==> build 95 <==
Design calc_didactic, start of the top module:
module calc_didactic(
        clk,
        rst,
        mem_addr,
        mem_we,
        mem_wdata,
        mem_rdata
    );
==> flow/config.mk <==
export PLATFORM = sky130hd
export DESIGN_NAME = calc_didactic
export DESIGN_NICKNAME = calc_didactic
export VERILOG_FILES = /design/flow/design.v
export SDC_FILE = /design/flow/constraint.sdc
export NUM_CORES = 4
export LEC_CHECK = 0
export ABC_AREA = 1
export CAP_MARGIN = 5
export CELL_PAD_IN_SITES_DETAIL_PLACEMENT = 0
export CELL_PAD_IN_SITES_GLOBAL_PLACEMENT = 3
export CORE_ASPECT_RATIO = 1.05
export CORE_MARGIN = 9
export CORE_UTILIZATION = 51
export CTS_CLUSTER_SIZE = 45
export MAX_ROUTING_LAYER = met4
export PLACE_DENSITY_LB_ADDON = 0.12
export SETUP_SLACK_MARGIN = 0.91
export SLEW_MARGIN = 35
export TNS_END_PERCENT = 70
==> flow/constraint.sdc <==
create_clock -name core_clock -period 5.57 [get_ports {clk}]
set_input_delay 1.1140 -clock core_clock [delete_from_list [all_inputs] [get_ports {clk}]]
set_output_delay 1.1140 -clock core_clock [all_outputs]
set_load 0.01 [all_outputs]
run.sh (not shown) runs the stock make flow with config.mk's settings and CLKGATE_MAP_FILE=.
==> inputs of build 14, as changes to build 95 <==
ABC_AREA = not set   (was 1)
CAP_MARGIN = 20   (was 5)
CELL_PAD_IN_SITES_DETAIL_PLACEMENT = not set   (was 0)
CELL_PAD_IN_SITES_GLOBAL_PLACEMENT = not set   (was 3)
CORE_ASPECT_RATIO = not set   (was 1.05)
CORE_MARGIN = 2   (was 9)
CORE_UTILIZATION = 62   (was 51)
CTS_CLUSTER_SIZE = not set   (was 45)
MAX_ROUTING_LAYER = not set   (was met4)
PLACE_DENSITY_LB_ADDON = not set   (was 0.12)
SETUP_SLACK_MARGIN = not set   (was 0.91)
SLEW_MARGIN = 20   (was 35)
TNS_END_PERCENT = not set   (was 70)
==> flow/constraint.sdc (replaced) <==
create_clock -name core_clock -period 7.31 [get_ports {clk}]
set_input_delay 1.4620 -clock core_clock [delete_from_list [all_inputs] [get_ports {clk}]]
set_output_delay 1.4620 -clock core_clock [all_outputs]
set_load 0.01 [all_outputs]
==> inputs of trial 56, as changes to build 95 <==
ABC_AREA = not set   (was 1)
CAP_MARGIN = 20   (was 5)
CELL_PAD_IN_SITES_DETAIL_PLACEMENT = not set   (was 0)
CELL_PAD_IN_SITES_GLOBAL_PLACEMENT = not set   (was 3)
CORE_ASPECT_RATIO = not set   (was 1.05)
CORE_MARGIN = 2   (was 9)
CORE_UTILIZATION = 40   (was 51)
CTS_CLUSTER_SIZE = not set   (was 45)
MAX_ROUTING_LAYER = not set   (was met4)
PLACE_DENSITY_LB_ADDON = not set   (was 0.12)
SETUP_SLACK_MARGIN = not set   (was 0.91)
SLEW_MARGIN = 20   (was 35)
TNS_END_PERCENT = not set   (was 70)
==> flow/constraint.sdc (replaced) <==
create_clock -name core_clock -period 9.71 [get_ports {clk}]
set_input_delay 1.9420 -clock core_clock [delete_from_list [all_inputs] [get_ports {clk}]]
set_output_delay 1.9420 -clock core_clock [all_outputs]
set_load 0.01 [all_outputs]
==> inputs of trial 41, as changes to build 95 <==
CAP_MARGIN = 20   (was 5)
CELL_PAD_IN_SITES_DETAIL_PLACEMENT = not set   (was 0)
CELL_PAD_IN_SITES_GLOBAL_PLACEMENT = not set   (was 3)
CORE_ASPECT_RATIO = not set   (was 1.05)
CORE_MARGIN = 2   (was 9)
CORE_UTILIZATION = 72   (was 51)
CTS_CLUSTER_DIAMETER = 57   (was not set)
CTS_CLUSTER_SIZE = 72   (was 45)
PLACE_DENSITY_LB_ADDON = 0.19   (was 0.12)
SETUP_SLACK_MARGIN = 0.63   (was 0.91)
SLEW_MARGIN = 20   (was 35)
TNS_END_PERCENT = not set   (was 70)
==> flow/constraint.sdc (replaced) <==
create_clock -name core_clock -period 5.55 [get_ports {clk}]
set_input_delay 1.1100 -clock core_clock [delete_from_list [all_inputs] [get_ports {clk}]]
set_output_delay 1.1100 -clock core_clock [all_outputs]
set_load 0.01 [all_outputs]
==> comparison table <==
	trial 56	build 14	trial 41	build 95
Crit Path Max Fanout	20	17	-	-
Worst Hold Path Cells	2	2	-	-
Detailed placement HPWL	43020 um	41820 um	39050 um	-
Post-cts repair resize count	0	26	377	-
Power in combinational cells	0.288 mW	0.431 mW	-	-
Number of vias after detailed routing	14830	15710	-	-
Clock Power Share	0.421	0.409	-	-
Fraction of cell area in non-clock buffers	0.04532	0.07017	-	-
Switching part of the total	0.2614	0.2734	-	-
Final clock period utilization by the worst path	0.9669	0.9733	-	-
Count of plain and timing-repair buffers	97	156	-	-
Clock transition at the registers of the reported paths	0.07 ns	0.06 ns	-	-
Sequential group power	1.12 mW	1.48 mW	-	-
WHS	0.4493 ns	0.4608 ns	-	-
Largest Pwr Group	sequential cells	sequential cells	-	-
Part of the power in combinational logic	0.119	0.134	-	-
Setup TNS Final	0 ns	0 ns	-	-
Crit path capture type	output port	output port	-	-
Hold bufs inserted after CTS	0	0	0	-
Run status	finished clean	finished clean	aborted with a tool error	aborted with a tool error
Last stage reached	-	-	global routing (5_1_grt)	global placement without I/O (3_1_place_gp_skip_io)
Cell class with the largest area share	multi-input combinational cells	multi-input combinational cells	-	-
Cells after DPL	2341	2199	2604	-

==> trial 7: inputs <==
Starting RTL as in the previous note.
clock: 5.44 ns
lec_check: 0
abc_area: 1
cap_margin: 20
core_margin: 2
core_utilization: 72
cts_cluster_diameter: 205
cts_cluster_size: 25
place_density_lb_addon: 0.05
setup_slack_margin: 0.65
slew_margin: 20
tns_end_percent: 65
==> trial 3: changes against trial 7 <==
Settings changed: ABC_AREA 1 to unset, CELL_PAD_IN_SITES_DETAIL_PLACEMENT set to 1, CORE_MARGIN 2 to 5, CORE_UTILIZATION 72 to 40, CTS_CLUSTER_DIAMETER 205 to unset, CTS_CLUSTER_SIZE 25 to 15, PLACE_DENSITY_LB_ADDON 0.05 to unset, SETUP_SLACK_MARGIN 0.65 to unset, TNS_END_PERCENT 65 to unset.
==> flow/constraint.sdc (replaced) <==
create_clock -name core_clock -period 10.2 [get_ports {clk}]
set_input_delay 2.0400 -clock core_clock [delete_from_list [all_inputs] [get_ports {clk}]]
set_output_delay 2.0400 -clock core_clock [all_outputs]
set_load 0.01 [all_outputs]
==> flow_summary.yaml <==
# physical design summary
run_status:
  outcome: "finished clean"
synthesis:
  yosys-top-cells-area: "edfxtp_1, dfxtp_1, ha_1"
  syn_nets: 1953
  xor_share_pct: 2.384
  avgSynthCellArea_um2: 8.990
  ys_cells: 1833
  yosysUniqueCellTypes: 115
global_route:
  grtUsageMet3_pct: 3.159
cts:
  cts_made_buffers: 26
die:
  die_h_um: 213.0
placement:
  dp.cells: 2345
  gp_congestion: 0.9634
Source of the figures above: trial 3

==> flow_summary.yaml <==
# yosys + openroad results
run_status:
  outcome: "stopped before the end"
  failed_stage: "global routing (5_1_grt)"
  error: "[ERROR GRT-0232] Routing congestion too high. Check the congestion heatmap in the GUI."
synthesis:
  ys_cells: 2243
  yosys-top-cells-area: "edfxtp_1, dfxtp_1, nand2_1"
  yosysUniqueCellTypes: 68
  syn_nets: 2363
  avgSynthCellArea_um2: 7.411
  xor_share_pct: 0.9484
global_route:
  grtUsageMet3_pct: 87.14
placement:
  dp.cells: 2673
  gp_congestion: 1.115
cts:
  cts_made_buffers: 13
die:
  die_h_um: 155.9
Source of the figures above: trial 7


==> zinc <==
Starting RTL as in the previous note.
clock: 13.5 ns
lec_check: 0
cap_margin: 20
cell_pad_in_sites_detail_placement: 0
cell_pad_in_sites_global_placement: 0
core_margin: 10
core_utilization: 40
cts_cluster_size: 15
hold_slack_margin: 0.17
min_routing_layer: met2
slew_margin: 40
==> inputs of fjord, as changes to zinc <==
Settings changed: ABC_AREA from default to 1, CELL_PAD_IN_SITES_DETAIL_PLACEMENT 0 to default, CELL_PAD_IN_SITES_GLOBAL_PLACEMENT 0 to default, CORE_MARGIN 10 to 2, CORE_UTILIZATION 40 to 72, CTS_CLUSTER_DIAMETER from default to 57, CTS_CLUSTER_SIZE 15 to 72, HOLD_SLACK_MARGIN 0.17 to default, MIN_ROUTING_LAYER met2 to default, PLACE_DENSITY_LB_ADDON from default to 0.19, SLEW_MARGIN 40 to 20.
==> flow/constraint.sdc (replaced) <==
create_clock -name core_clock -period 5.55 [get_ports {clk}]
set_input_delay 1.1100 -clock core_clock [delete_from_list [all_inputs] [get_ports {clk}]]
set_output_delay 1.1100 -clock core_clock [all_outputs]
set_load 0.01 [all_outputs]
==> impl_metrics.json <==
{
  "nets": 2555,
  "period_minus_slack_ns": 5.94,
  "worst_slack_ns": -0.392,
  "cpMaxStageDelayCell": "nor4_1",
  "tightestPinTransition_ns": 1.23,
  "fin_area_um2": 20100,
  "grtUsageMet1": 0.585,
  "cp.arrival_ns": 4.83,
  "status": "complete, but fails checks",
  "failed_checks": "setup timing",
  "finalSetupViolCount": 13,
  "diodes": 0
}
the above is filed under fjord

==> impl_metrics.json <==
{
  "status": "complete, but fails checks",
  "failed_checks": "DRC",
  "die_h_um": 223,
  "diodes": 6,
  "grtUsageMet1": 0,
  "finalSetupViolCount": 0,
  "cp.arrival_ns": 8.07,
  "drc": 4,
  "worst_slack_ns": 2.73,
  "cpMaxStageDelayCell": "nand4bb_1",
  "period_minus_slack_ns": 10.77
}
the above is filed under zinc


==> inputs of run a <==
calc_didactic again, from the RTL that the note above started with.
==> flow/config.mk <==
export PLATFORM = sky130hd
export DESIGN_NAME = calc_didactic
export DESIGN_NICKNAME = calc_didactic
export VERILOG_FILES = /design/flow/design.v
export SDC_FILE = /design/flow/constraint.sdc
export NUM_CORES = 4
export LEC_CHECK = 0
export ABC_AREA = 1
export CAP_MARGIN = 20
export CELL_PAD_IN_SITES_DETAIL_PLACEMENT = 1
export CORE_ASPECT_RATIO = 1.57
export CORE_MARGIN = 7
export CORE_UTILIZATION = 43
export CTS_CLUSTER_DIAMETER = 395
export MAX_ROUTING_LAYER = met4
export MIN_ROUTING_LAYER = met1
export PLACE_DENSITY = 0.65
export SLEW_MARGIN = 20
==> flow/constraint.sdc <==
create_clock -name core_clock -period 5.63 [get_ports {clk}]
set_input_delay 1.1260 -clock core_clock [delete_from_list [all_inputs] [get_ports {clk}]]
set_output_delay 1.1260 -clock core_clock [all_outputs]
set_load 0.01 [all_outputs]
==> run b: changes against run a <==
Settings changed: CELL_PAD_IN_SITES_DETAIL_PLACEMENT 1 to unset, CORE_ASPECT_RATIO 1.57 to unset, CORE_MARGIN 7 to 2, CORE_UTILIZATION 43 to 72, CTS_CLUSTER_DIAMETER 395 to 205, CTS_CLUSTER_SIZE set to 25, HOLD_SLACK_MARGIN set to -0.09, MAX_ROUTING_LAYER met4 to unset, MIN_ROUTING_LAYER met1 to unset, PLACE_DENSITY 0.65 to unset, PLACE_DENSITY_LB_ADDON set to 0.05, TNS_END_PERCENT set to 5.
==> flow/constraint.sdc (replaced) <==
create_clock -name core_clock -period 5.7 [get_ports {clk}]
set_input_delay 1.1400 -clock core_clock [delete_from_list [all_inputs] [get_ports {clk}]]
set_output_delay 1.1400 -clock core_clock [all_outputs]
set_load 0.01 [all_outputs]
==> comparison <==
Core utilization: run b is higher than run a (27 points).
In run a the sequential share of layout area is lower than in run b, by 4.2 points.
Combinational power: run a is larger than run b (about 24%).
In run a the non-clock buffer count is higher than in run b, by 170.
Via count: run b is smaller than run a (4.1%).
Run a finished but fails on negative setup slack. Run b finished but failed the layout checks on negative setup slack.
Between run b and run a, the lower total power is in run b (gap about 20%, measured against run a).
Of run b and run a, run b has the higher global-route usage (gap 12 points).
Against run b, the first-iteration DRC count of run a is lower by 61%.
No activity file was given, so power comes from the tool's default toggle rates.
